===== design/flow/design.v =====
module alu (
  input [32-1:0] a, b, 
  input [6-1:0] s,
  output [32-1:0] y,
  output zero );
  assign y = s==6'b100000 ? a+b:
	  s==6'b100010 ? a-b:
	  s==6'b100100 ? a & b:
	  s==6'b100101 ? a | b:
	  s==6'b100110 ? a ^ b:
	  s==6'b100111 ? ~ (a | b):
	  b;
  assign zero = (y == 32'b0);
endmodule
module rfile (
 input clk,
 input [5-1:0] a1, a2, a3,
 output [32-1:0] rd1, rd2,
 input [32-1:0] wd3,
 input we3);
	reg [32-1:0] rf[0:32-1];
	assign rd1 = |a1 == 0 ? 0 : rf[a1];
	assign rd2 = |a2 == 0 ? 0 : rf[a2];
	always @(negedge clk) 
		if(we3) rf[a3] <= wd3;
endmodule
module mipse(
input clk, rst_n,
input [32-1:0] instr,
input [32-1:0] readdata,
output reg [32-1:0] pc,
output [32-1:0] aluout,
output [32-1:0] writedata,
output memwrite);
reg [32-1:0] pcplus4D ;
wire [32-1:0] pcplus4F ;
wire [32-1:0] pcbranchD ;
reg [32-1:0] instrD ;
wire stall;
wire btakenD;
assign pcplus4F = pc + 4;
always @(posedge clk or negedge rst_n)
begin 
   if(!rst_n) instrD <= 0;
   else if(!stall) instrD <= instr;
end
always @(posedge clk or negedge rst_n)
begin 
   if(!rst_n) pcplus4D <= 0;
   else if(!stall) pcplus4D <= pcplus4F;
end
always @(posedge clk or negedge rst_n)
begin 
   if(!rst_n) pc <= 0;
   else if(!stall & btakenD)
     pc <= pcbranchD;
   else if(!stall)
     pc <= pcplus4F;
end
wire [5-1:0] rsD, rdD, rtD, cadrW;
wire [6-1:0] opcodeD;
wire [5-1:0] shamtD;
wire [6-1:0] funcD;
wire sw_opD, addi_opD, lw_opD, alu_opD;
wire lui_opD, ori_opD, beq_opD, bne_opD, branchD;
wire grade_opD;
wire regwriteD, memtoregD;
wire [6-1:0] alucomD;
wire [16-1:0] immD;
reg [5-1:0] writeregW;
wire [32-1:0] rd1D, rd2D, rd1fD, rd2fD;
wire memwriteD;
wire slti_opD;
reg [5-1:0] rsE, rtE, rdE;
wire [32-1:0] signimmD;
reg [32-1:0] signimmE, rd1E, rd2E;
wire [32-1:0] resultW;
reg [6-1:0] alucomE;
reg regwriteE, memtoregE, alusrcE, regdstE;
reg memtoregM;
reg memwriteE;
reg regwriteW;
reg [5-1:0] writeregM;
reg regwriteM;
reg [32-1:0] aluoutM;
wire mult_opD;
reg mult_opE;
wire [32-1:0] multoutE;
reg grade_opE;
wire [2:0] gradeoutE;
reg slti_opE;
wire [5-1:0] writeregE;
wire lwstall, branchstall;
assign {opcodeD, rsD, rtD, rdD, shamtD, funcD} = instrD;
assign immD = instrD[16-1:0];
assign sw_opD = (opcodeD == 6'b101011);
assign lw_opD = (opcodeD == 6'b100011);
assign alu_opD = (opcodeD == 6'b000000) & (
		(funcD[5:3] == 3'b100)|(funcD == 6'b011000) );
assign mult_opD = (opcodeD == 6'b000000) & (funcD == 6'b011000);
assign addi_opD = (opcodeD == 6'b001000);
assign ori_opD = (opcodeD == 6'b001101);
assign lui_opD = (opcodeD == 6'b001111);
assign grade_opD = (opcodeD == 6'b101100);
assign slti_opD = (opcodeD == 6'b001010);
assign beq_opD = (opcodeD == 6'b000100);
assign bne_opD = (opcodeD == 6'b000101);
assign branchD = beq_opD | bne_opD;
assign memwriteD = sw_opD | grade_opD;
rfile rfile_1(.clk(clk), .rd1(rd1D), .a1(rsD), .rd2(rd2D), .a2(rtD),
    .wd3(resultW), .a3(writeregW), .we3(regwriteW));
assign alucomD = (addi_opD|lw_opD|sw_opD|grade_opD) ?
		6'b100000: ori_opD ? 6'b100101:
		(lui_opD) ? 6'b000001: (slti_opD) ? 6'b100010: funcD;
assign regwriteD = lw_opD | alu_opD | lui_opD | addi_opD | ori_opD | slti_opD ;
assign memtoregD = lw_opD ;
assign lwstall = ( (rsD == rtE) | (rtD == rtE) ) & memtoregE ;
assign branchstall = (branchD & regwriteE & (writeregE == rsD | writeregE == rtD)) |
				(branchD & memtoregM & (writeregM == rsD | writeregM == rtD)) ;
assign stall = lwstall | branchstall;
assign rd1fD = (rsD !=0) & (rsD == writeregM) & regwriteM  ? aluoutM: rd1D ;
assign rd2fD = (rtD !=0) & (rtD == writeregM) & regwriteM  ? aluoutM: rd2D ;
assign btakenD = beq_opD & (rd1fD == rd2fD) | bne_opD & (rd1fD != rd2fD);
assign signimmD = ori_opD ?  {16'b0,immD} :
				lui_opD ? {immD, 16'b0} :
				{{16{immD[15]}},immD} ;
assign pcbranchD = pcplus4D + {signimmD[29:0],2'b00};
always @(posedge clk) begin
  if(!stall) begin
	slti_opE <= slti_opD;
	grade_opE <= grade_opD;
	mult_opE <= mult_opD;
	rd1E <= rd1fD;
	rd2E <= rd2fD;
	signimmE <= signimmD;
	alucomE <= alucomD;
	alusrcE <= ~alu_opD;
	regdstE <= alu_opD;  end
end
always @(posedge clk or negedge rst_n) begin
	if(!rst_n) begin
		rsE <= 0;
		rtE <= 0;
		rdE <= 0;
		memtoregE <= 0;
		regwriteE <= 0;
		memwriteE <= 0; end
	else if(stall) begin
		rsE <= 0;
		rtE <= 0;
		rdE <= 0;
		memtoregE <= 0;
		regwriteE <= 0;
		memwriteE <= 0; end
	else begin
		rsE <= rsD;
		rtE <= rtD;
		rdE <= rdD;
		memtoregE <= memtoregD;
		regwriteE <= regwriteD;
		memwriteE <= memwriteD; end
end
wire [32-1:0] srcaE, writedataE, srcbE, aluoutE;
reg [32-1:0] writedataM;
reg memwriteM;
assign srcaE = regwriteM & rsE!=0 & writeregM == rsE  ? aluoutM :
				regwriteW & rsE!=0 & writeregW == rsE ? resultW : rd1E;
assign writedataE = regwriteM & rtE!=0 & writeregM == rtE ? aluoutM :
				regwriteW & rtE!=0 & writeregW == rtE ? resultW : rd2E;
assign srcbE = alusrcE ? signimmE : writedataE;
assign writeregE = regdstE ? rdE: rtE;
assign multoutE = srcaE * srcbE;
assign gradeoutE =
	(writedataE >= 85) ? 5:
	(writedataE < 85 && writedataE >= 60) ? 4:
	(writedataE < 60 && writedataE >= 40) ? 3:
	(writedataE < 40 && writedataE >= 10) ? 2:
	1;
alu alu_1(.a(srcaE), .b(srcbE), .s(alucomE), .y(aluoutE));
always @(posedge clk) begin
	if(slti_opE) aluoutM <= {31'b0,aluoutE[31]};
	else if(mult_opE) aluoutM <= multoutE;
	else aluoutM <= aluoutE;
		memtoregM <= memtoregE;
	if(grade_opE) writedataM <= {{(32-3){1'b0}}, gradeoutE};
	else writedataM <= writedataE;
		writeregM <= writeregE;
end
always @(posedge clk or negedge rst_n) begin
	if(!rst_n) begin
		regwriteM <= 0;
		memwriteM <= 0; end
	else begin
		regwriteM <= regwriteE;
		memwriteM <= memwriteE; end
end
reg [32-1:0] readdataW, aluoutW;
reg memtoregW;
assign aluout = aluoutM;
assign writedata = writedataM;
assign memwrite = memwriteM;
always @(posedge clk) begin
	readdataW <= readdata;
	aluoutW <= aluoutM;
	memtoregW <= memtoregM;
	writeregW <= writeregM;
end
always @(posedge clk or negedge rst_n) begin
	if(!rst_n) 
		regwriteW <= 0;
	else 
		regwriteW <= regwriteM;
end
assign resultW = memtoregW ? readdataW: aluoutW;
endmodule

===== design/flow/run.sh =====
#!/bin/bash
# the make line also repeats each setting of config.mk as NAME=value (left out here)
make -C /OpenROAD-flow-scripts/flow DESIGN_CONFIG=/design/flow/config.mk WORK_HOME=/design/flow/orfs CLKGATE_MAP_FILE= finish

===== design/flow/config.mk =====
export PLATFORM = sky130hd
export DESIGN_NAME = mipse
export DESIGN_NICKNAME = mipse
export VERILOG_FILES = /design/flow/design.v
export SDC_FILE = /design/flow/constraint.sdc
export NUM_CORES = 4
export LEC_CHECK = 0
export CAP_MARGIN = 35
export CELL_PAD_IN_SITES_DETAIL_PLACEMENT = 2
export CORE_MARGIN = 2
export CORE_UTILIZATION = 41
export GPL_ROUTABILITY_DRIVEN = 0
export PLACE_DENSITY_LB_ADDON = 0.09
export SLEW_MARGIN = 20
export TNS_END_PERCENT = 85

===== design/flow/constraint.sdc =====
create_clock -name core_clock -period 11.3 [get_ports {clk}]
set_input_delay 2.2600 -clock core_clock [delete_from_list [all_inputs] [get_ports {clk}]]
set_output_delay 2.2600 -clock core_clock [all_outputs]
set_load 0.01 [all_outputs]

==> results.json, run 1 <==
{
  "hold_end": "memwriteM",
  "drt_iter0_drc": 6573,
  "clockBufferDepth": 3,
  "grt_pass1_vias": 73120,
  "crit_type": "register to register",
  "clkSinkCount": 1388,
  "ys_ff": 1388,
  "top_area_frac": 0.4014,
  "dp_hpwl_mm": 230.7,
  "vias": 63780,
  "busiest_layer": "met2",
  "cts_resized": 0,
  "wl_per_cell_um": 34.89,
  "slowest_stage": "nor4_1",
  "flop_cell": "edfxtp_1",
  "die_w_um": 458.3,
  "r2r_start": "rfile_1.rf[20][22]",
  "status": "complete, no violations",
  "post-route-util": 0.4917,
  "seq_area_sq_um": 39730,
  "met2_usage": 0.5764,
  "io_buffer_count": 162,
  "grt_max_degree": 184,
  "track_usage": 0.3432,
  "crit_top_cell": "o21ai_0",
  "ys_seq_frac": 0.4691,
  "cp-start-kind": "register",
  "cp_cell_sequence": "mux4_2 > mux4_2 > nand2_1 > o21ai_0 > a22o_1 > xor2_1 > nor4_1 > nand4_1 > nor2_1 > xnor2_1 > nor2b_4 > buf_12 > o21ai_0 > o21ai_0 > a22oi_1",
  "timing.final.ws_setup_ps": 163.2,
  "worstHoldPathType": "register to register",
  "arrival_ps": 11780,
  "r2r_setup_slack_ps": 160,
  "holdPathStages": 0,
  "hp-start": "memwriteE",
  "place_inst": 8999,
  "syn_area_per_cell_sq_um": 13.45,
  "ff2ff_path_depth": 15,
  "ioPinCount": 163,
  "yosys.area.top_type": "edfxtp_1",
  "edf_count": 1131,
  "crit_family": "simple AND/OR/NAND/NOR gates",
  "end_kind": "register",
  "vias_per_cell": 6.161,
  "coreArea_sq_um": 204800,
  "grt-ovfl-total": 0,
  "synth-xor-area-share": 0.02529,
  "logic_area_sq_um": 41420,
  "ys_sh_simple": 0.06993,
  "grt_pass1_wl_mm": 517.3,
  "fin_cells": 10350,
  "ys_warn_count": 2,
  "syn_area_sq_um": 84610,
  "worst-slew-pin-transition_ps": 1131,
  "dr.pass1.iters": 5,
  "skew_ps": 72.10,
  "syn_inst": 6290,
  "cts_made_buffers": 165,
  "fin_area_sq_um": 100700,
  "ys_area_sq_um": 84610,
  "warnings": 1098,
  "drt_wl_total_mm": 361.2,
  "dpl_worst_slack_ps": 288.1,
  "mux_share": 0.1896,
  "path_max_fanout": 27,
  "initCoreUtil": 0.4132,
  "synthTopCellsByCount": "edfxtp_1 (1131), mux4_2 (640), inv_1 (571), nor2_1 (534), nand2_1 (461)",
  "drc_errors": 0,
  "die-area_sq_um": 210000,
  "grtUsageMet3": 0.08376,
  "worstSkewPairLatency_ps": 840,
  "compound_area_frac": 0.06665,
  "finalSetupViolations": 0,
  "antenna_found_initial": 13,
  "slew_viol_final": 0,
  "clk_pin_slew_ps": 60,
  "syn_nets": 7015,
  "syn_to_final_growth_pct": 19.01,
  "cts_root_buf": "clkbuf_16",
  "topCellsByArea": "edfxtp_1 (40%), mux4_2 (17%), fa_1 (9.7%), ha_1 (3.7%), dfrtp_1 (3.5%)",
  "cp_num_cells": 15,
  "cp-startpoint": "rfile_1.rf[20][22]",
  "hold_violations": 0,
  "maxCapViolCount": 0,
  "critPathMaxStageDelay_ps": 710,
  "cp_num_buf_inv": 1,
  "slew_headroom": 0.2461,
  "htree_levels": 4,
  "ant_nets": 0,
  "synth.distinct_cells": 93,
  "met1_usage": 0.3938,
  "logic_family": "multiplexers",
  "endpoint": "pc[4]",
  "ys_sh_adder": 0.1339,
  "hold_buffers": 0,
  "synthMostInstantiatedCell": "edfxtp_1",
  "layout.nets": 8245,
  "async_reset_ff_frac": 0.08429,
  "cp_data_required_time_ps": 11950,
  "ys_cells": 6290,
  "die_y_um": 458.3,
  "rsz0062_at_grt": "false",
  "r2r_end": "pc[4]",
  "dpl_cell_area_sq_um": 90670,
  "hold_slack_ps": 365.1,
  "n_fill_cell": 19780,
  "cts_tree": "yes",
  "rows": 166,
  "setup_tns_ps": 0,
  "cts_setup_buffers": 0
}
==> layer usage <==
layer | vias to the layer above | wire [um] | share of wire
met5 | - | 44 | 0.00012
met4 | 6 | 23570 | 0.065
met3 | 1054 | 25750 | 0.071
met2 | 3325 | 180800 | 0.50
met1 | 33830 | 131000 | 0.36
li1 | 25570 | - | -
==> area by class of cell <==
class / instances / share of cell area
Clock inverter: 1152 / 0.05434
Timing Repair Buffer: 431 / 0.04166
Inverter: 588 / 0.02194
Multi-Input combinational cell: 3922 / 0.4113
Antenna cell: 4 / 0.00009940
Clock buffer: 179 / 0.04271
Sequential cell: 1388 / 0.3945
Tap cell: 2688 / 0.03340
==> inputs of run 2 (changes only) <==
- CAP_MARGIN: 35 -> 20
- CELL_PAD_IN_SITES_DETAIL_PLACEMENT: 2 -> not set
- CORE_UTILIZATION: 41 -> 68
- CTS_CLUSTER_SIZE: not set -> 37
- GPL_ROUTABILITY_DRIVEN: 0 -> not set
- PLACE_DENSITY_LB_ADDON: 0.09 -> 0.07
- SETUP_SLACK_MARGIN: not set -> 2.31
- TNS_END_PERCENT: 85 -> not set
- clock period: 11.3 -> 8.13 ns (I/O delays scaled with it)
==> results.json, run 2 <==
{
  "status": "stopped before the end",
  "failing_step": "global routing",
  "error": "[ERROR GRT-0232] Routing congestion too high. Check the congestion heatmap in the GUI.",
  "ys_ff": 1388,
  "ys_sh_simple": 0.06993,
  "syn_area_per_cell_sq_um": 13.45,
  "coreArea_sq_um": 123600,
  "clkSinkCount": 1388,
  "syn_nets": 7015,
  "async_reset_ff_frac": 0.08429,
  "synth.distinct_cells": 93,
  "track_usage": 0.8330,
  "logic_family": "multiplexers",
  "synth-xor-area-share": 0.02529,
  "io_buffer_count": 162,
  "syn_area_sq_um": 84610,
  "dp_hpwl_mm": 228.0,
  "synthTopCellsByCount": "edfxtp_1 (1131), mux4_2 (640), inv_1 (571), nor2_1 (534), nand2_1 (461)",
  "clockBufferDepth": 3,
  "initCoreUtil": 0.6844,
  "ys_area_sq_um": 84610,
  "die_y_um": 356.8,
  "top_area_frac": 0.4014,
  "synthMostInstantiatedCell": "edfxtp_1",
  "yosys.area.top_type": "edfxtp_1",
  "ys_warn_count": 2,
  "ys_sh_adder": 0.1339,
  "rows": 129,
  "ioPinCount": 163,
  "mux_share": 0.1896,
  "grt-ovfl-total": 150,
  "compound_area_frac": 0.06665,
  "die-area_sq_um": 127300,
  "cts_root_buf": "clkbuf_16",
  "topCellsByArea": "edfxtp_1 (40%), mux4_2 (17%), fa_1 (9.7%), ha_1 (3.7%), dfrtp_1 (3.5%)",
  "syn_inst": 6290,
  "ys_cells": 6290,
  "globalplace.congestion": 1.080,
  "die_w_um": 356.8,
  "cts_made_buffers": 147,
  "flop_cell": "edfxtp_1",
  "ys_seq_frac": 0.4691,
  "htree_levels": 4,
  "edf_count": 1131
}
run 2: timing repair:
action / CTS
hold buffers: 0
gates cloned: 11
resized: 324
setup endpoints to repair: 1699
pin swaps: 106
setup buffers: 57
run 2: metrics by stage:
step / std cells / setup slack, ps / instance area [sq um] / setup TNS (ps)
2_1_floorplan: 6290 / -424.2 / 85260 / -2413
3_3_place_gp: 8366 / -1137 / 92920 / -14970
3_5_place_dp: 8366 / -1275 / 92920 / -28560
4_1_cts: 9727 / -909.3 / 104000 / -23180
run 2: metal layers:
metal / overflow / GRT usage
met5: 2 / 0.5311
met4: 65 / 0.7769
met3: 17 / 0.7515
met2: 58 / 0.9359
met1: 8 / 0.8487
==> inputs of run 3 (changes only) <==
- ABC_AREA: not set -> 1
- CELL_PAD_IN_SITES_DETAIL_PLACEMENT: not set -> 0
- CELL_PAD_IN_SITES_GLOBAL_PLACEMENT: not set -> 0
- CORE_ASPECT_RATIO: not set -> 1.1
- CORE_MARGIN: 2 -> 3
- CORE_UTILIZATION: 68 -> 61
- CTS_CLUSTER_SIZE: 37 -> 15
- PLACE_DENSITY_LB_ADDON: 0.07 -> not set
- SETUP_SLACK_MARGIN: 2.31 -> -0.0
- TNS_END_PERCENT: not set -> 90
- clock period: 8.13 -> 7.29 ns (I/O delays scaled with it)
==> results.json, run 3 <==
{
  "status": "complete, but fails checks",
  "violations": "negative setup slack",
  "initCoreUtil": 0.6160,
  "fin_area_sq_um": 109900,
  "hold_buffers": 0,
  "warnings": 1143,
  "coreArea_sq_um": 144500,
  "drt_wl_total_mm": 390.4,
  "syn_to_final_growth_pct": 23.53,
  "dp_hpwl_mm": 249.5,
  "crit_family": "adder cells",
  "r2r_start": "rtE[3]",
  "endpoint": "aluoutM[24]",
  "final.min_clock_period_ps": 8142,
  "syn_inst": 10180,
  "grt_pass1_vias": 89610,
  "dpl_worst_slack_ps": -1293,
  "logic_family": "simple AND/OR/NAND/NOR gates",
  "ys_sh_simple": 0.1695,
  "slew_headroom": 0.1978,
  "globalplace.congestion": 1.101,
  "cts_tree": "yes",
  "track_usage": 0.5027,
  "fmax_mhz": 122.8,
  "path_max_fanout": 8,
  "flop_cell": "edfxtp_1",
  "hp-start": "memwriteE",
  "grt_max_degree": 220,
  "cts_root_buf": "clkbuf_16",
  "worstSkewPairLatency_ps": 850,
  "cp-start-kind": "register",
  "hold_violations": 0,
  "ioPinCount": 163,
  "skew_ps": 83.18,
  "synth-xor-area-share": 0.01565,
  "die-area_sq_um": 150500,
  "ys_sh_adder": 0.1273,
  "place_inst": 12400,
  "drc_errors": 0,
  "hold_slack_ps": 361.2,
  "cp_data_required_time_ps": 8030,
  "ys_cells": 10180,
  "cts_made_buffers": 149,
  "mux_share": 0,
  "ys_ff": 1388,
  "ys_warn_count": 2,
  "clk_pin_slew_ps": 70,
  "topCellsByArea": "edfxtp_1 (38%), fa_1 (9.2%), nand2_1 (7.3%), o21ai_0 (5.9%), inv_1 (5.4%)",
  "edf_count": 1131,
  "period_used_share": 1.117,
  "top_area_frac": 0.3816,
  "vias": 90760,
  "synthTopCellsByCount": "nand2_1 (1726), inv_1 (1271), edfxtp_1 (1131), o21ai_0 (1055), nor2_1 (834)",
  "crit_type": "register to register",
  "grt-ovfl-total": 0,
  "r2r_end": "aluoutM[24]",
  "yosys.area.top_type": "edfxtp_1",
  "die_w_um": 370.2,
  "hold_end": "memwriteM",
  "ant_nets": 0,
  "vias_per_cell": 6.550,
  "cp-startpoint": "rtE[3]",
  "drt_iter0_drc": 18350,
  "dr.pass1.iters": 9,
  "dpl_cell_area_sq_um": 97340,
  "maxCapViolCount": 0,
  "syn_area_sq_um": 89000,
  "worst-slew-pin-transition_ps": 1203,
  "synth.distinct_cells": 62,
  "end_kind": "register",
  "timing.final.ws_setup_ps": -851.9,
  "ys_area_sq_um": 89000,
  "cp_num_buf_inv": 10,
  "ys_seq_frac": 0.4460,
  "arrival_ps": 8890,
  "layout.nets": 12520,
  "htree_levels": 4,
  "io_buffer_count": 162,
  "holdPathStages": 0,
  "worstHoldPathType": "register to register",
  "finalSetupViolations": 22,
  "antenna_found_initial": 18,
  "r2r_setup_slack_ps": -850,
  "fin_cells": 13860,
  "wl_per_cell_um": 28.17,
  "slowest_stage": "fa_1",
  "ff2ff_path_depth": 39,
  "synthMostInstantiatedCell": "nand2_1",
  "critPathMaxStageDelay_ps": 600,
  "die_y_um": 406.6,
  "compound_area_frac": 0.1537,
  "clkSinkCount": 1388,
  "cp_num_cells": 39,
  "syn_nets": 10900,
  "grt_pass1_wl_mm": 554.1,
  "syn_area_per_cell_sq_um": 8.745,
  "clockBufferDepth": 3,
  "async_reset_ff_frac": 0.08429,
  "rsz0062_at_grt": "true",
  "slew_viol_final": 0,
  "crit_top_cell": "fa_1",
  "rows": 146
}
-- run 3: layer usage --
metal / vias to the layer above / global-route usage / wire [um]
met5: - / 0 / 96
met3: 2768 / 0.1831 / 57020
li1: 37620 / - / -
met2: 8778 / 0.7482 / 168900
met4: 16 / 0.4411 / 42830
met1: 41580 / 0.5707 / 121600
-- run 3: repair_timing --
action	4_1_cts	5_1_grt
cloned	5	1
endpoints found under the setup margin	22	58
pin swaps	132	146
endpoints found under the hold margin	0	0
setup buffers	120	38
gates resized	378	263
-- run 3: cell type report --
type | instances | area, sq um
timing repair buffer | 1077 | 9766
tap | 1924 | 2407
multi-input combinational | 6833 | 44040
fill | 9319 | 34550
clock inverter | 1126 | 4957
antenna | 21 | 52.55
sequential | 1388 | 39740
inverter | 1318 | 5039
clock buffer | 171 | 3946
-- run 3: metrics by stage --
step	setup TNS (ps)	util
after detailed placement	-18960	0.6737
final	-12690	0.7609
after CTS	-8150	0.7515
after global placement	-16700	0.6736
after global routing	-15930	0.7606
after floorplan	-198.1	-
==> inputs of run 4 (changes only) <==
- ABC_AREA: 1 -> 0
- CELL_PAD_IN_SITES_DETAIL_PLACEMENT: 0 -> not set
- CELL_PAD_IN_SITES_GLOBAL_PLACEMENT: 0 -> 3
- CORE_ASPECT_RATIO: 1.1 -> 0.5
- CORE_MARGIN: 3 -> 2
- CORE_UTILIZATION: 61 -> 16
- CTS_CLUSTER_SIZE: 15 -> 21
- PLACE_DENSITY_LB_ADDON: not set -> 0.22
- SETUP_SLACK_MARGIN: -0.0 -> -0.32
- TNS_END_PERCENT: 90 -> 15
- clock period: 7.29 -> 14.9 ns (I/O delays scaled with it)
==> results.json, run 4 <==
{
  "syn_nets": 7015,
  "cts_root_buf": "clkbuf_16",
  "ff2ff_path_depth": 15,
  "grt_pass1_vias": 64930,
  "crit_type": "register to register",
  "endpoint": "pc[17]",
  "cp_num_buf_inv": 2,
  "skew_ps": 131.1,
  "cp_data_required_time_ps": 15560,
  "holdPathStages": 0,
  "r2r_setup_slack_ps": 2320,
  "synth.distinct_cells": 93,
  "grt-ovfl-total": 0,
  "ys_area_sq_um": 84610,
  "hold_buffers": 0,
  "syn_area_per_cell_sq_um": 13.45,
  "status": "complete, no violations",
  "edf_count": 1131,
  "critPathMaxStageDelay_ps": 520,
  "syn_area_sq_um": 84610,
  "ys_ff": 1388,
  "mux_share": 0.1896,
  "worst-slew-pin-transition_ps": 1262,
  "top_area_frac": 0.4014,
  "dpl_worst_slack_ps": 2266,
  "initCoreUtil": 0.1609,
  "clk_pin_slew_ps": 60,
  "cp-startpoint": "rfile_1.rf[12][16]",
  "die_w_mm": 1.032,
  "r2r_end": "pc[17]",
  "n_fill_cell": 57130,
  "antenna_found_initial": 30,
  "io_buffer_count": 162,
  "syn_inst": 6290,
  "ant_nets": 0,
  "logic_family": "multiplexers",
  "coreArea_sq_um": 525700,
  "vias_per_cell": 4.023,
  "globalplace.congestion": 0.7541,
  "rsz0062_at_grt": "false",
  "cp_cell_sequence": "mux4_2 > mux4_2 > inv_1 > o21ai_0 > a22o_1 > xor2_1 > nor4_1 > nand4_1 > nor2_1 > xnor2_1 > nor2b_4 > buf_4 > nor2b_1 > o21ai_0 > o21ai_0",
  "htree_levels": 4,
  "path_max_fanout": 36,
  "ys_warn_count": 2,
  "slew_viol_final": 0,
  "worstHoldPathType": "register to register",
  "ys_cells": 6290,
  "cp-start-kind": "register",
  "warnings": 1093,
  "seq_area_sq_um": 39730,
  "timing.final.ws_setup_ps": 2321,
  "clockBufferDepth": 4,
  "worstSkewPairLatency_ps": 910,
  "crit_top_cell": "o21ai_0",
  "wl_per_cell_um": 27.11,
  "finalSetupViolations": 0,
  "grt_max_degree": 119,
  "dr.pass1.iters": 5,
  "track_usage": 0.1458,
  "drt_iter0_drc": 3891,
  "post-route-util": 0.2006,
  "hold_slack_ps": 332.4,
  "ioPinCount": 163,
  "syn_to_final_growth_pct": 24.64,
  "cts_tree": "yes",
  "vias": 59080,
  "compound_area_frac": 0.06665,
  "die_y_um": 518.2,
  "ys_sh_simple": 0.06993,
  "slowest_stage": "nor4_1",
  "async_reset_ff_frac": 0.08429,
  "maxCapViolCount": 0,
  "flop_cell": "edfxtp_1",
  "synth-xor-area-share": 0.02529,
  "dp_hpwl_mm": 266.2,
  "fin_area_sq_um": 105500,
  "r2r_start": "rfile_1.rf[12][16]",
  "synthMostInstantiatedCell": "edfxtp_1",
  "logic_area_sq_um": 41450,
  "cp_num_cells": 15,
  "cts_setup_buffers": 0,
  "arrival_ps": 13240,
  "yosys.area.top_type": "edfxtp_1",
  "crit_family": "simple AND/OR/NAND/NOR gates",
  "synthTopCellsByCount": "edfxtp_1 (1131), mux4_2 (640), inv_1 (571), nor2_1 (534), nand2_1 (461)",
  "slew_headroom": 0.1497,
  "drc_errors": 0,
  "layout.nets": 8238,
  "topCellsByArea": "edfxtp_1 (40%), mux4_2 (17%), fa_1 (9.7%), ha_1 (3.7%), dfrtp_1 (3.5%)",
  "rows": 188,
  "ys_sh_adder": 0.1339,
  "grt_pass1_wl_mm": 545.0,
  "cts_resized": 0,
  "hold_violations": 0,
  "end_kind": "register",
  "dpl_cell_area_sq_um": 95730,
  "setup_tns_ps": 0,
  "clkSinkCount": 1388,
  "ys_seq_frac": 0.4691,
  "cts_made_buffers": 179,
  "hold_end": "memtoregW",
  "drt_wl_total_mm": 398.1,
  "hp-start": "memtoregM",
  "die-area_sq_um": 535000
}
## run 4: per-layer routing
layer | global-route usage | up-vias | wire length [um]
li1 | - | 25590 | -
met1 | 0.1944 | 31710 | 181900
met2 | 0.2454 | 1421 | 193300
met3 | 0.02029 | 364 | 13250
met4 | 0.04321 | 0 | 9694
met5 | 0 | - | 0
## run 4: final cells by class
class	count	area share
Clock inverter	1129	0.04728
Tap cell	7030	0.08340
Timing Repair Buffer	410	0.03363
Clock buffer	201	0.04463
Sequential cell	1388	0.3767
Inverter	588	0.02093
Antenna cell	19	0.0004508
Multi-Input combinational cell	3922	0.3930
## run 4: per-stage QoR
| stage | std cells |
|---|---|
| floorplan | 6290 |
| global placement | 13340 |
| detailed placement | 13340 |
| CTS | 14670 |
| global route | 14680 |
| finish | 14690 |
==> inputs of run 5 (changes only) <==
- ABC_AREA: 0 -> 1
- CELL_PAD_IN_SITES_DETAIL_PLACEMENT: not set -> 0
- CELL_PAD_IN_SITES_GLOBAL_PLACEMENT: 3 -> 0
- CORE_ASPECT_RATIO: 0.5 -> 1.1
- CORE_MARGIN: 2 -> 3
- CORE_UTILIZATION: 16 -> 61
- CTS_CLUSTER_SIZE: 21 -> 22
- MAX_ROUTING_LAYER: not set -> met4
- PLACE_DENSITY_LB_ADDON: 0.22 -> not set
- SETUP_SLACK_MARGIN: -0.32 -> -0.0
- TNS_END_PERCENT: 15 -> 90
- clock period: 14.9 -> 5.5 ns (I/O delays scaled with it)
==> results.json, run 5 <==
{
  "status": "stopped before the end",
  "failing_step": "global routing",
  "error": "[ERROR GRT-0232] Routing congestion too high. Check the congestion heatmap in the GUI.",
  "yosys.area.top_type": "edfxtp_1",
  "logic_family": "simple AND/OR/NAND/NOR gates",
  "ys_ff": 1388,
  "initCoreUtil": 0.6160,
  "grt-ovfl-total": 441,
  "coreArea_sq_um": 144500,
  "syn_area_sq_um": 89000,
  "topCellsByArea": "edfxtp_1 (38%), fa_1 (9.2%), nand2_1 (7.3%), o21ai_0 (5.9%), inv_1 (5.4%)",
  "async_reset_ff_frac": 0.08429,
  "hold_buffers": 0,
  "globalplace.congestion": 1.073,
  "syn_area_per_cell_sq_um": 8.745,
  "ys_sh_simple": 0.1695,
  "htree_levels": 4,
  "ys_sh_adder": 0.1273,
  "clkSinkCount": 1388,
  "io_buffer_count": 162,
  "place_inst": 12640,
  "compound_area_frac": 0.1537,
  "flop_cell": "edfxtp_1",
  "die_w_um": 370.2,
  "ys_seq_frac": 0.4460,
  "die-area_sq_um": 150500,
  "dpl_cell_area_sq_um": 100300,
  "synth-xor-area-share": 0.01565,
  "mux_share": 0,
  "dp_hpwl_mm": 262.8,
  "syn_nets": 10900,
  "clockBufferDepth": 3,
  "synthTopCellsByCount": "nand2_1 (1726), inv_1 (1271), edfxtp_1 (1131), o21ai_0 (1055), nor2_1 (834)",
  "ys_cells": 10180,
  "edf_count": 1131,
  "cts_root_buf": "clkbuf_16",
  "track_usage": 0.7856,
  "rows": 146,
  "ys_area_sq_um": 89000,
  "cts_made_buffers": 146,
  "die_y_um": 406.6,
  "synth.distinct_cells": 62,
  "top_area_frac": 0.3816,
  "synthMostInstantiatedCell": "nand2_1",
  "ioPinCount": 163,
  "ys_warn_count": 2,
  "syn_inst": 10180
}
[run 5: per-stage QoR]
| step | hold WS, ps | util | setup WS (ps) |
|---|---|---|---|
| after floorplan | 331.0 | - | -1818 |
| after global placement | 339.0 | 0.6943 | -2948 |
| after CTS | 357.0 | 0.7718 | -2521 |
| after detailed placement | 336.7 | 0.6943 | -3033 |
[run 5: per-layer routing]
layer | global-route usage | GRT overflow
met1 | 0.7853 | 67
met2 | 0.9240 | 194
met3 | 0.6376 | 76
met4 | 0.7310 | 104
met5 | - | -
[run 5: what timing repair did]
item,4_1_cts
setup buffers,80
resized,377
pin swaps,135
gates cloned,12
endpoints found under the setup margin,62
==> inputs of run 6 (changes only) <==
- ABC_AREA: 1 -> not set
- CELL_PAD_IN_SITES_DETAIL_PLACEMENT: 0 -> not set
- CELL_PAD_IN_SITES_GLOBAL_PLACEMENT: 0 -> not set
- CORE_ASPECT_RATIO: 1.1 -> not set
- CORE_MARGIN: 3 -> 2
- CTS_CLUSTER_SIZE: 22 -> not set
- HOLD_SLACK_MARGIN: not set -> -0.09
- MAX_ROUTING_LAYER: met4 -> not set
- SETUP_SLACK_MARGIN: -0.0 -> not set
- TNS_END_PERCENT: 90 -> 75
- clock period: 5.5 -> 10.0 ns (I/O delays scaled with it)
==> results.json, run 6 <==
{
  "topCellsByArea": "edfxtp_1 (40%), mux4_2 (17%), fa_1 (9.7%), ha_1 (3.7%), dfrtp_1 (3.5%)",
  "ioPinCount": 163,
  "dpl_worst_slack_ps": -75.52,
  "worstSkewPairLatency_ps": 820,
  "hold_violations": 0,
  "grt-ovfl-total": 0,
  "grt_pass1_wl_mm": 430.4,
  "ff2ff_path_depth": 16,
  "layout.nets": 8286,
  "ys_ff": 1388,
  "initCoreUtil": 0.6146,
  "track_usage": 0.4286,
  "timing.final.ws_setup_ps": 178.4,
  "crit_family": "simple AND/OR/NAND/NOR gates",
  "syn_area_per_cell_sq_um": 13.45,
  "endpoint": "pc[24]",
  "holdPathStages": 0,
  "clockBufferDepth": 3,
  "arrival_ps": 10520,
  "rows": 136,
  "cts_tree": "yes",
  "logic_family": "multiplexers",
  "clk_pin_slew_ps": 70,
  "warnings": 1104,
  "io_buffer_count": 162,
  "ys_sh_simple": 0.06993,
  "cp_data_required_time_ps": 10700,
  "final.min_clock_period_ps": 9822,
  "r2r_end": "pc[24]",
  "dr.pass1.iters": 6,
  "grt_pass1_vias": 65250,
  "drt_iter0_drc": 8318,
  "flop_cell": "edfxtp_1",
  "syn_inst": 6290,
  "synthTopCellsByCount": "edfxtp_1 (1131), mux4_2 (640), inv_1 (571), nor2_1 (534), nand2_1 (461)",
  "rsz0062_at_grt": "false",
  "ys_seq_frac": 0.4691,
  "cp-start-kind": "register",
  "setup_tns_ps": 0,
  "end_kind": "register",
  "r2r_setup_slack_ps": 180,
  "htree_levels": 4,
  "die-area_sq_um": 141700,
  "synth-xor-area-share": 0.02529,
  "dp_hpwl_mm": 194.4,
  "cp_num_cells": 16,
  "async_reset_ff_frac": 0.08429,
  "status": "complete, no violations",
  "synthMostInstantiatedCell": "edfxtp_1",
  "drc_errors": 0,
  "cp-startpoint": "rfile_1.rf[15][31]",
  "top_area_frac": 0.4014,
  "fmax_mhz": 102.6,
  "globalplace.congestion": 1.058,
  "path_max_fanout": 44,
  "hold_end": "memwriteM",
  "antenna_found_initial": 16,
  "maxCapViolCount": 0,
  "syn_area_sq_um": 84610,
  "skew_ps": 72.69,
  "hold_slack_ps": 348.8,
  "ys_warn_count": 2,
  "ys_area_sq_um": 84610,
  "compound_area_frac": 0.06665,
  "cts_root_buf": "clkbuf_16",
  "worst-slew-pin-transition_ps": 1236,
  "worstHoldPathType": "register to register",
  "slew_headroom": 0.1760,
  "cp_num_buf_inv": 4,
  "syn_to_final_growth_pct": 17.13,
  "syn_nets": 7015,
  "edf_count": 1131,
  "cp_cell_sequence": "mux4_2 > mux4_2 > inv_1 > o21ai_0 > a22o_1 > xor2_1 > nor4_1 > nand4_1 > nor2_1 > buf_4 > xnor2_1 > nor2b_4 > buf_12 > buf_4 > o311a_1 > o32a_1",
  "drt_wl_total_mm": 300.5,
  "finalSetupViolations": 0,
  "ant_nets": 0,
  "critPathMaxStageDelay_ps": 560,
  "slowest_stage": "nor4_1",
  "vias_per_cell": 6.610,
  "clkSinkCount": 1388,
  "slew_viol_final": 0,
  "n_fill_cell": 9064,
  "period_used_share": 0.9822,
  "die_y_um": 376.4,
  "yosys.area.top_type": "edfxtp_1",
  "die_w_um": 376.4,
  "grt_max_degree": 190,
  "ys_sh_adder": 0.1339,
  "mux_share": 0.1896,
  "vias": 62670,
  "coreArea_sq_um": 137700,
  "wl_per_cell_um": 31.70,
  "cts_made_buffers": 151,
  "r2r_start": "rfile_1.rf[15][31]",
  "synth.distinct_cells": 93,
  "hp-start": "memwriteE",
  "crit_type": "register to register",
  "ys_cells": 6290
}
-- run 6: per-layer routing --
metal / up-vias / wire, um / global-route usage
met1: 31190 / 101100 / 0.5201
met3: 1094 / 37210 / 0.1356
met4: 10 / 23260 / 0.3014
met2: 4717 / 138800 / 0.6559
met5: - / 67 / 0
li1: 25650 / - / -
-- run 6: timing repair --
action	in CTS	in global routing
gates cloned	0	0
gates resized	1	13
hold buffers	0	0
endpoints found under the hold margin	0	0
endpoints found under the setup margin	2	8
setup buffers	0	1
-- run 6: metrics by stage --
stage | std cells | instance area, sq um | utilization
after floorplan | 6290 | 84610 | -
after global placement | 8177 | 89840 | 0.6526
after detailed placement | 8177 | 89840 | 0.6526
after CTS | 9474 | 99010 | 0.7193
after global routing | 9476 | 99100 | 0.7199
final | 9480 | 99110 | 0.7199
-- run 6: layout make-up --
type                            count  area [sq um]  share of cell area
Antenna cell                        4         10.01           0.0001010
Clock buffer                      176          4080             0.04117
Clock inverter                   1122          5099             0.05145
Inverter                          588          2212             0.02232
Multi-Input combinational cell   3922         41450              0.4182
Sequential cell                  1388         39730              0.4008
Tap cell                         1794          2245             0.02265
Timing Repair Buffer              486          4284             0.04323
==> inputs of run 7 (changes only) <==
- ABC_AREA: not set -> 1
- CELL_PAD_IN_SITES_DETAIL_PLACEMENT: not set -> 0
- CELL_PAD_IN_SITES_GLOBAL_PLACEMENT: not set -> 0
- CORE_ASPECT_RATIO: not set -> 1.1
- CORE_MARGIN: 2 -> 3
- CORE_UTILIZATION: 61 -> 68
- CTS_CLUSTER_DIAMETER: not set -> 211
- CTS_CLUSTER_SIZE: not set -> 15
- HOLD_SLACK_MARGIN: -0.09 -> not set
- SETUP_SLACK_MARGIN: not set -> -0.0
- TNS_END_PERCENT: 75 -> 90
- clock period: 10.0 -> 5.5 ns (I/O delays scaled with it)
==> results.json, run 7 <==
{
  "syn_area_sq_um": 89000,
  "top_area_frac": 0.3816,
  "synthTopCellsByCount": "nand2_1 (1726), inv_1 (1271), edfxtp_1 (1131), o21ai_0 (1055), nor2_1 (834)",
  "syn_area_per_cell_sq_um": 8.745,
  "ys_seq_frac": 0.4460,
  "clockBufferDepth": 3,
  "dp_hpwl_mm": 248.8,
  "failing_step": "global routing",
  "ioPinCount": 163,
  "place_inst": 12390,
  "rows": 138,
  "syn_inst": 10180,
  "synth.distinct_cells": 62,
  "yosys.area.top_type": "edfxtp_1",
  "topCellsByArea": "edfxtp_1 (38%), fa_1 (9.2%), nand2_1 (7.3%), o21ai_0 (5.9%), inv_1 (5.4%)",
  "cts_root_buf": "clkbuf_16",
  "ys_ff": 1388,
  "logic_family": "simple AND/OR/NAND/NOR gates",
  "edf_count": 1131,
  "status": "stopped before the end",
  "mux_share": 0,
  "coreArea_sq_um": 129300,
  "compound_area_frac": 0.1537,
  "synthMostInstantiatedCell": "nand2_1",
  "syn_nets": 10900,
  "synth-xor-area-share": 0.01565,
  "clkSinkCount": 1388,
  "die_y_um": 385.4,
  "die_w_um": 350.9,
  "dpl_worst_slack_ps": -3112,
  "globalplace.congestion": 1.173,
  "async_reset_ff_frac": 0.08429,
  "ys_warn_count": 2,
  "error": "[ERROR GRT-0232] Routing congestion too high. Check the congestion heatmap in the GUI.",
  "ys_sh_adder": 0.1273,
  "flop_cell": "edfxtp_1",
  "initCoreUtil": 0.6882,
  "cts_made_buffers": 102,
  "die-area_sq_um": 135300,
  "grt-ovfl-total": 209,
  "track_usage": 0.7896,
  "ys_area_sq_um": 89000,
  "hold_buffers": 0,
  "ys_cells": 10180,
  "htree_levels": 3,
  "io_buffer_count": 162,
  "ys_sh_simple": 0.1695
}
## run 7: what timing repair did
action                                  CTS
gates resized                           359
pin swaps                               136
endpoints found under the setup margin   59
setup buffers                            75
cloned                                   19
## run 7: metal layers
metal | GRT usage | GRT overflow
met3 | 0.6597 | 17
met5 | 0.4216 | 1
met2 | 0.9253 | 96
met4 | 0.7991 | 84
met1 | 0.7852 | 11
## run 7: metrics by stage
stage                     area, sq um  utilization
after floorplan                 89980            -
after global placement          99750       0.7713
after detailed placement        99750       0.7713
after CTS                      109000       0.8431
==> inputs of run 8 (changes only) <==
- CAP_MARGIN: 20 -> 25
- CELL_PAD_IN_SITES_GLOBAL_PLACEMENT: 0 -> 2
- CORE_UTILIZATION: 68 -> 18
- CTS_CLUSTER_DIAMETER: 211 -> not set
- CTS_CLUSTER_SIZE: 15 -> 53
- GPL_ROUTABILITY_DRIVEN: not set -> 1
- GPL_TIMING_DRIVEN: not set -> 1
- HOLD_SLACK_MARGIN: not set -> 0.11
- MAX_ROUTING_LAYER: not set -> met4
- MIN_ROUTING_LAYER: not set -> met2
- PLACE_DENSITY_LB_ADDON: not set -> 0.02
- SETUP_SLACK_MARGIN: -0.0 -> 1.0
- TNS_END_PERCENT: 90 -> 95
- clock period: 5.5 -> 7.18 ns (I/O delays scaled with it)
==> results.json, run 8 <==
{
  "rsz0062_at_grt": "true",
  "crit_type": "register to register",
  "initCoreUtil": 0.1808,
  "crit_family": "adder cells",
  "dp_hpwl_mm": 410.9,
  "path_max_fanout": 7,
  "rows": 270,
  "ys_sh_simple": 0.1695,
  "holdPathStages": 0,
  "period_used_share": 1.188,
  "worstHoldPathType": "register to register",
  "syn_area_per_cell_sq_um": 8.745,
  "crit_top_cell": "fa_1",
  "hold_end": "memwriteM",
  "cp_num_cells": 39,
  "cp-start-kind": "register",
  "vias": 115800,
  "finalSetupViolations": 22,
  "globalplace.congestion": 0.9784,
  "drt_wl_total_mm": 600.8,
  "critPathMaxStageDelay_ps": 590,
  "die_y_um": 743.5,
  "ant_nets": 0,
  "grt-ovfl-total": 0,
  "dr.pass1.iters": 14,
  "warnings": 1117,
  "cp_data_required_time_ps": 7970,
  "status": "complete, but fails checks",
  "cp-startpoint": "rtE[2]",
  "logic_area_sq_um": 44560,
  "die-area_sq_um": 502900,
  "edf_count": 1131,
  "drc_errors": 0,
  "cp_num_buf_inv": 12,
  "die_w_um": 676.5,
  "worstSkewPairLatency_ps": 1010,
  "violations": "negative setup slack",
  "async_reset_ff_frac": 0.08429,
  "topCellsByArea": "edfxtp_1 (38%), fa_1 (9.2%), nand2_1 (7.3%), o21ai_0 (5.9%), inv_1 (5.4%)",
  "ioPinCount": 163,
  "hold_slack_ps": 356.2,
  "top_area_frac": 0.3816,
  "ys_cells": 10180,
  "cts_tree": "yes",
  "layout.nets": 12910,
  "endpoint": "aluoutM[30]",
  "flop_cell": "edfxtp_1",
  "ff2ff_path_depth": 39,
  "slowest_stage": "fa_2",
  "slew_headroom": 0.3079,
  "compound_area_frac": 0.1537,
  "seq_area_sq_um": 39740,
  "syn_area_sq_um": 89000,
  "mux_share": 0,
  "cts_made_buffers": 201,
  "clk_pin_slew_ps": 70,
  "timing.final.ws_setup_ps": -1347,
  "hold_violations": 0,
  "worst-slew-pin-transition_ps": 1038,
  "n_fill_cell": 53580,
  "wl_per_cell_um": 31.73,
  "ys_area_sq_um": 89000,
  "cts_root_buf": "clkbuf_16",
  "io_buffer_count": 162,
  "r2r_setup_slack_ps": -1350,
  "clockBufferDepth": 4,
  "fmax_mhz": 117.3,
  "synthMostInstantiatedCell": "nand2_1",
  "grt_pass1_vias": 128900,
  "vias_per_cell": 6.116,
  "clkSinkCount": 1388,
  "ys_sh_adder": 0.1273,
  "maxCapViolCount": 0,
  "arrival_ps": 9320,
  "drt_iter0_drc": 18920,
  "setup_tns_ps": -21890,
  "hold_buffers": 0,
  "syn_to_final_growth_pct": 37.71,
  "ys_seq_frac": 0.4460,
  "htree_levels": 4,
  "grt_pass1_wl_mm": 791.2,
  "logic_family": "simple AND/OR/NAND/NOR gates",
  "hp-start": "memwriteE",
  "end_kind": "register",
  "grt_max_degree": 144,
  "synth-xor-area-share": 0.01565,
  "yosys.area.top_type": "edfxtp_1",
  "final.min_clock_period_ps": 8527,
  "coreArea_sq_um": 492200,
  "synthTopCellsByCount": "nand2_1 (1726), inv_1 (1271), edfxtp_1 (1131), o21ai_0 (1055), nor2_1 (834)",
  "ys_warn_count": 2,
  "syn_nets": 10900,
  "r2r_end": "aluoutM[30]",
  "antenna_found_initial": 1,
  "track_usage": 0.3672,
  "synth.distinct_cells": 62,
  "slew_viol_final": 0,
  "ys_ff": 1388,
  "syn_inst": 10180,
  "skew_ps": 115.2,
  "r2r_start": "rtE[2]"
}
==> run 8: per-layer routing <==
metal / track usage / vias to the layer above / share of wire / wire (um)
met5: - / - / 0 / 0
met4: 0.05712 / 0 / 0.054 / 32240
met3: 0.4903 / 2922 / 0.44 / 263200
met2: 0.4154 / 35170 / 0.51 / 305400
met1: - / 39360 / 0 / 0
li1: - / 38370 / - / -
==> run 8: metrics by stage <==
stage	util	instance area [sq um]	setup slack, ps	std cells
2_1_floorplan	-	89980	-137.7	10180
4_1_cts	0.2449	120500	-1332	18800
5_1_grt	0.2487	122400	-1697	18880
3_5_place_dp	0.2199	108200	-1704	17390
3_3_place_gp	0.2197	108200	-2013	17380
6_report	0.2490	122600	-1347	18940
==> run 8: what timing repair did <==
item | 4_1_cts | 5_1_grt
pin swaps | 80 | 151
endpoints found under the setup margin | 140 | 160
setup buffers | 15 | 64
gates resized | 338 | 279
endpoints found under the hold margin | 0 | 0
gates cloned | 10 | 6
==> run 8: final cells by class <==
class | instances | share of cell area
multi-input combinational | 6833 | 0.3635
sequential | 1388 | 0.3243
timing repair buffer | 1412 | 0.1176
tap | 6528 | 0.06664
clock inverter | 1168 | 0.04265
clock buffer | 221 | 0.04240
inverter | 1318 | 0.04147
antenna | 68 | 0.001388
timing repair inverter | 2 | 0.0001225
==> inputs of run 9 (changes only) <==
- ABC_AREA: 1 -> not set
- CAP_MARGIN: 25 -> 20
- CELL_PAD_IN_SITES_DETAIL_PLACEMENT: 0 -> not set
- CELL_PAD_IN_SITES_GLOBAL_PLACEMENT: 2 -> not set
- CORE_ASPECT_RATIO: 1.1 -> not set
- CORE_MARGIN: 3 -> 2
- CORE_UTILIZATION: 18 -> 40
- CTS_CLUSTER_SIZE: 53 -> not set
- GPL_ROUTABILITY_DRIVEN: 1 -> not set
- GPL_TIMING_DRIVEN: 1 -> not set
- HOLD_SLACK_MARGIN: 0.11 -> not set
- MAX_ROUTING_LAYER: met4 -> not set
- MIN_ROUTING_LAYER: met2 -> not set
- PLACE_DENSITY_LB_ADDON: 0.02 -> not set
- SETUP_SLACK_MARGIN: 1.0 -> 2.16
- TNS_END_PERCENT: 95 -> not set
- clock period: 7.18 -> 9.9 ns (I/O delays scaled with it)
==> results.json, run 9 <==
{
  "mux_share": 0.1896,
  "track_usage": 0.2805,
  "slew_headroom": 0.2894,
  "topCellsByArea": "edfxtp_1 (40%), mux4_2 (17%), fa_1 (9.7%), ha_1 (3.7%), dfrtp_1 (3.5%)",
  "cts_root_buf": "clkbuf_16",
  "globalplace.congestion": 0.9746,
  "wl_per_cell_um": 28.75,
  "r2r_setup_slack_ps": 840,
  "cp_data_required_time_ps": 10640,
  "maxCapViolCount": 0,
  "worstHoldPathType": "register to register",
  "vias_per_cell": 5.819,
  "grt_max_degree": 191,
  "syn_area_per_cell_sq_um": 13.45,
  "ys_ff": 1388,
  "syn_nets": 7015,
  "hold_end": "memtoregW",
  "endpoint": "pc[16]",
  "drt_wl_total_mm": 305.7,
  "syn_to_final_growth_pct": 22.93,
  "fmax_mhz": 110.7,
  "top_area_frac": 0.4014,
  "cts_made_buffers": 158,
  "logic_family": "multiplexers",
  "cts_tree": "yes",
  "synth-xor-area-share": 0.02529,
  "initCoreUtil": 0.4029,
  "drt_iter0_drc": 7311,
  "flop_cell": "edfxtp_1",
  "worst-slew-pin-transition_ps": 1057,
  "slowest_stage": "mux4_2",
  "ys_area_sq_um": 84610,
  "syn_inst": 6290,
  "place_inst": 9147,
  "ys_sh_simple": 0.06993,
  "warnings": 1099,
  "die-area_sq_um": 215200,
  "dr.pass1.iters": 6,
  "finalSetupViolations": 0,
  "clkSinkCount": 1388,
  "dp_hpwl_mm": 201.6,
  "clockBufferDepth": 3,
  "edf_count": 1131,
  "cp-start-kind": "register",
  "arrival_ps": 9800,
  "drc_errors": 0,
  "synthMostInstantiatedCell": "edfxtp_1",
  "ys_warn_count": 2,
  "synth.distinct_cells": 93,
  "critPathMaxStageDelay_ps": 520,
  "crit_family": "multiplexers",
  "fin_cells": 10640,
  "ant_nets": 0,
  "hold_violations": 0,
  "htree_levels": 4,
  "fin_area_sq_um": 104000,
  "ys_seq_frac": 0.4691,
  "layout.nets": 8418,
  "crit_type": "register to register",
  "cp-startpoint": "rfile_1.rf[31][15]",
  "coreArea_sq_um": 210000,
  "holdPathStages": 0,
  "r2r_start": "rfile_1.rf[31][15]",
  "syn_area_sq_um": 84610,
  "die_w_um": 463.9,
  "dpl_cell_area_sq_um": 91040,
  "async_reset_ff_frac": 0.08429,
  "worstSkewPairLatency_ps": 840,
  "ioPinCount": 163,
  "io_buffer_count": 162,
  "cp_num_cells": 18,
  "ys_sh_adder": 0.1339,
  "clk_pin_slew_ps": 60,
  "rsz0062_at_grt": "true",
  "hold_slack_ps": 351.5,
  "grt_pass1_vias": 64860,
  "final.min_clock_period_ps": 9059,
  "synthTopCellsByCount": "edfxtp_1 (1131), mux4_2 (640), inv_1 (571), nor2_1 (534), nand2_1 (461)",
  "compound_area_frac": 0.06665,
  "path_max_fanout": 8,
  "die_y_um": 463.9,
  "r2r_end": "pc[16]",
  "grt-ovfl-total": 0,
  "slew_viol_final": 0,
  "post-route-util": 0.4953,
  "hp-start": "memtoregM",
  "grt_pass1_wl_mm": 436.4,
  "antenna_found_initial": 10,
  "cp_num_buf_inv": 5,
  "vias": 61900,
  "skew_ps": 63.21,
  "setup_tns_ps": 0,
  "status": "complete, no violations",
  "yosys.area.top_type": "edfxtp_1",
  "period_used_share": 0.9150,
  "end_kind": "register",
  "rows": 168,
  "cp_cell_sequence": "mux4_2 > mux4_2 > nand2_4 > o21ai_4 > a22o_4 > xor2_4 > nor4_4 > nand4_1 > nor2_1 > buf_4 > xnor2_4 > nor2b_4 > buf_12 > buf_16 > buf_8 > buf_16 > o21ai_2 > a22oi_1",
  "ff2ff_path_depth": 18,
  "ys_cells": 6290
}
-- run 9: final cells by class --
cell class	count	area, sq um
fill	18280	106000
multi-input combinational	3923	43040
sequential	1388	39730
timing repair buffer	609	5852
clock inverter	1144	5483
clock buffer	170	4081
tap	2805	3510
inverter	588	2283
antenna	8	20.02
timing repair inverter	1	7.507
-- run 9: metal layers --
| metal | global-route usage | wire length (um) | share of wire | up-vias |
|---|---|---|---|---|
| met5 | 0 | 38 | 0.00012 | - |
| met4 | 0.1770 | 19280 | 0.063 | 6 |
| met3 | 0.05572 | 24630 | 0.081 | 774 |
| met2 | 0.4504 | 147100 | 0.48 | 3340 |
| met1 | 0.3483 | 114700 | 0.38 | 31840 |
| li1 | - | - | - | 25940 |
-- run 9: repair_timing --
item | 4_1_cts | 5_1_grt
setup buffers | 94 | 52
cloned | 15 | 6
endpoints found under the setup margin | 471 | 78
pin swaps | 72 | 112
gates resized | 212 | 187
hold buffers | 0 | 0
-- run 9: metrics by stage --
step	setup WS, ps
6_report	841.1
5_1_grt	596.7
4_1_cts	854.5
3_5_place_dp	217.0
3_3_place_gp	282.7
2_1_floorplan	1346
==> inputs of run 10 (changes only) <==
- CORE_UTILIZATION: 40 -> 72
- CTS_CLUSTER_SIZE: not set -> 39
- PLACE_DENSITY_LB_ADDON: not set -> 0.02
- SETUP_SLACK_MARGIN: 2.16 -> 2.26
- clock period: 9.9 -> 7.98 ns (I/O delays scaled with it)
==> results.json, run 10 <==
{
  "status": "stopped before the end",
  "failing_step": "global routing",
  "error": "[ERROR GRT-0116] Global routing finished with congestion. Check the congestion regions in the DRC Viewer.",
  "syn_inst": 6290,
  "rows": 125,
  "die_y_um": 346.8,
  "top_area_frac": 0.4014,
  "ys_warn_count": 2,
  "ys_sh_simple": 0.06993,
  "compound_area_frac": 0.06665,
  "ys_sh_adder": 0.1339,
  "syn_area_sq_um": 84610,
  "place_inst": 8237,
  "globalplace.congestion": 1.087,
  "async_reset_ff_frac": 0.08429,
  "htree_levels": 4,
  "syn_area_per_cell_sq_um": 13.45,
  "die_w_um": 346.8,
  "synthMostInstantiatedCell": "edfxtp_1",
  "ys_area_sq_um": 84610,
  "syn_nets": 7015,
  "synth-xor-area-share": 0.02529,
  "track_usage": 0.9194,
  "io_buffer_count": 162,
  "hold_buffers": 0,
  "topCellsByArea": "edfxtp_1 (40%), mux4_2 (17%), fa_1 (9.7%), ha_1 (3.7%), dfrtp_1 (3.5%)",
  "ys_cells": 6290,
  "dp_hpwl_mm": 228.4,
  "flop_cell": "edfxtp_1",
  "mux_share": 0.1896,
  "ys_seq_frac": 0.4691,
  "synth.distinct_cells": 93,
  "cts_made_buffers": 151,
  "edf_count": 1131,
  "clockBufferDepth": 3,
  "dpl_cell_area_sq_um": 92770,
  "die-area_sq_um": 120300,
  "cts_root_buf": "clkbuf_16",
  "grt-ovfl-total": 1617,
  "ioPinCount": 163,
  "synthTopCellsByCount": "edfxtp_1 (1131), mux4_2 (640), inv_1 (571), nor2_1 (534), nand2_1 (461)",
  "coreArea_sq_um": 116400,
  "clkSinkCount": 1388,
  "initCoreUtil": 0.7272,
  "yosys.area.top_type": "edfxtp_1",
  "ys_ff": 1388,
  "logic_family": "multiplexers"
}
## run 10: stage by stage
stage	util	setup slack [ps]
after CTS	0.8975	-1203
after detailed placement	0.7972	-1525
after global placement	0.7972	-1272
after floorplan	-	-574.2
## run 10: routing by layer
layer / GRT overflow / GRT usage
met1: 213 / 0.9135
met2: 670 / 0.9888
met3: 267 / 0.8660
met4: 437 / 0.9088
met5: 30 / 0.7463
## run 10: repair_timing
action | 4_1_cts
pin swaps | 143
endpoints found under the setup margin | 1738
cloned | 11
resized | 392
buffers inserted | 80
==> inputs of run 11 (changes only) <==
- ABC_AREA: not set -> 1
- CORE_UTILIZATION: 72 -> 58
- CTS_CLUSTER_SIZE: 39 -> 36
- PLACE_DENSITY_LB_ADDON: 0.02 -> not set
- SETUP_SLACK_MARGIN: 2.26 -> 0.1
- clock period: 7.98 -> 5.5 ns (I/O delays scaled with it)
==> results.json, run 11 <==
{
  "wl_met3_mm": 55.36,
  "rsz0062_at_grt": "true",
  "ff2ff_path_depth": 36,
  "die_w_um": 395.7,
  "synthTopCellsByCount": "nand2_1 (1726), inv_1 (1271), edfxtp_1 (1131), o21ai_0 (1055), nor2_1 (834)",
  "clockBufferDepth": 3,
  "io_buffer_count": 162,
  "synthMostInstantiatedCell": "nand2_1",
  "coreArea_sq_um": 152100,
  "place_inst": 12710,
  "syn_area_per_cell_sq_um": 8.745,
  "ioPinCount": 163,
  "drt_iter0_drc": 15230,
  "ys_warn_count": 2,
  "cts_tree": "yes",
  "synth-xor-area-share": 0.01565,
  "async_reset_ff_frac": 0.08429,
  "final.min_clock_period_ps": 8204,
  "dr.pass1.iters": 7,
  "worst-slew-pin-transition_ps": 1164,
  "crit_family": "adder cells",
  "wl_met1_mm": 132.1,
  "cp_num_buf_inv": 11,
  "hold_buffers": 0,
  "antenna_found_initial": 17,
  "top_area_frac": 0.3816,
  "drc_errors": 0,
  "cp-start-kind": "register",
  "layout.nets": 12730,
  "vias": 89170,
  "compound_area_frac": 0.1537,
  "synth.distinct_cells": 62,
  "cp_num_cells": 36,
  "r2r_start": "rtE[4]",
  "ys_ff": 1388,
  "syn_to_final_growth_pct": 27.67,
  "cts_root_buf": "clkbuf_16",
  "vias_per_cell": 6.293,
  "dpl_worst_slack_ps": -2909,
  "ys_seq_frac": 0.4460,
  "logic_family": "simple AND/OR/NAND/NOR gates",
  "clkSinkCount": 1388,
  "ant_nets": 0,
  "rows": 143,
  "die_y_um": 395.7,
  "cts_made_buffers": 153,
  "crit_type": "register to register",
  "setup_tns_ps": -66040,
  "initCoreUtil": 0.5852,
  "wl_met2_mm": 156.8,
  "wl_per_cell_um": 26.39,
  "critPathMaxStageDelay_ps": 550,
  "ys_area_sq_um": 89000,
  "dp_hpwl_mm": 245.7,
  "path_max_fanout": 12,
  "track_usage": 0.4648,
  "htree_levels": 4,
  "syn_nets": 10900,
  "hold_violations": 0,
  "mux_share": 0,
  "violations": "negative setup slack",
  "grt_max_degree": 172,
  "slowest_stage": "fa_1",
  "edf_count": 1131,
  "worstHoldPathType": "primary input to asynchronous set/reset pin",
  "fmax_mhz": 121.9,
  "endpoint": "aluoutM[27]",
  "worstSkewPairLatency_ps": 820,
  "drt_wl_total_mm": 374.0,
  "grt_pass1_vias": 87300,
  "status": "complete, but fails checks",
  "warnings": 1143,
  "cp-startpoint": "rtE[4]",
  "crit_top_cell": "fa_1",
  "skew_ps": 84.40,
  "flop_cell": "edfxtp_1",
  "timing.final.ws_setup_ps": -2704,
  "ys_cells": 10180,
  "hold_slack_ps": 241.7,
  "finalSetupViolations": 60,
  "r2r_setup_slack_ps": -2700,
  "syn_area_sq_um": 89000,
  "yosys.area.top_type": "edfxtp_1",
  "arrival_ps": 8920,
  "period_used_share": 1.492,
  "slew_viol_final": 0,
  "maxCapViolCount": 0,
  "syn_inst": 10180,
  "globalplace.congestion": 1.086,
  "grt_pass1_wl_mm": 537.5,
  "r2r_end": "aluoutM[27]",
  "fin_cells": 14170,
  "topCellsByArea": "edfxtp_1 (38%), fa_1 (9.2%), nand2_1 (7.3%), o21ai_0 (5.9%), inv_1 (5.4%)",
  "die-area_sq_um": 156600,
  "ys_sh_adder": 0.1273,
  "top_layer": "met5",
  "clk_pin_slew_ps": 70,
  "slew_headroom": 0.2229,
  "cp_data_required_time_ps": 6220,
  "end_kind": "register",
  "ys_sh_simple": 0.1695,
  "grt-ovfl-total": 0
}
## run 11: metal layers
layer | vias up | GRT usage
met5 | - | 0.002463
met4 | 14 | 0.3211
met3 | 1703 | 0.1620
met2 | 7371 | 0.6658
met1 | 41970 | 0.5908
li1 | 38110 | -
## run 11: repair_timing
action,4_1_cts,5_1_grt
resized,356,383
pin swaps,124,202
cloned,16,3
buffers inserted,64,70
endpoints found under the hold margin,0,0
setup endpoints to repair,59,61
## run 11: layout make-up
type | count | area [sq um]
multi-input combinational | 6836 | 44800
inverter | 1318 | 5094
antenna | 18 | 45.04
fill | 10880 | 38450
tap | 2030 | 2540
clock buffer | 173 | 4060
timing repair buffer | 1283 | 12320
clock inverter | 1124 | 5029
sequential | 1388 | 39740
## run 11: through the flow
step	instance area, sq um	util
final	113600	0.7472
after global routing	113600	0.7469
after CTS	111500	0.7331
after detailed placement	100000	0.6577
after global placement	100000	0.6577
after floorplan	90000	-
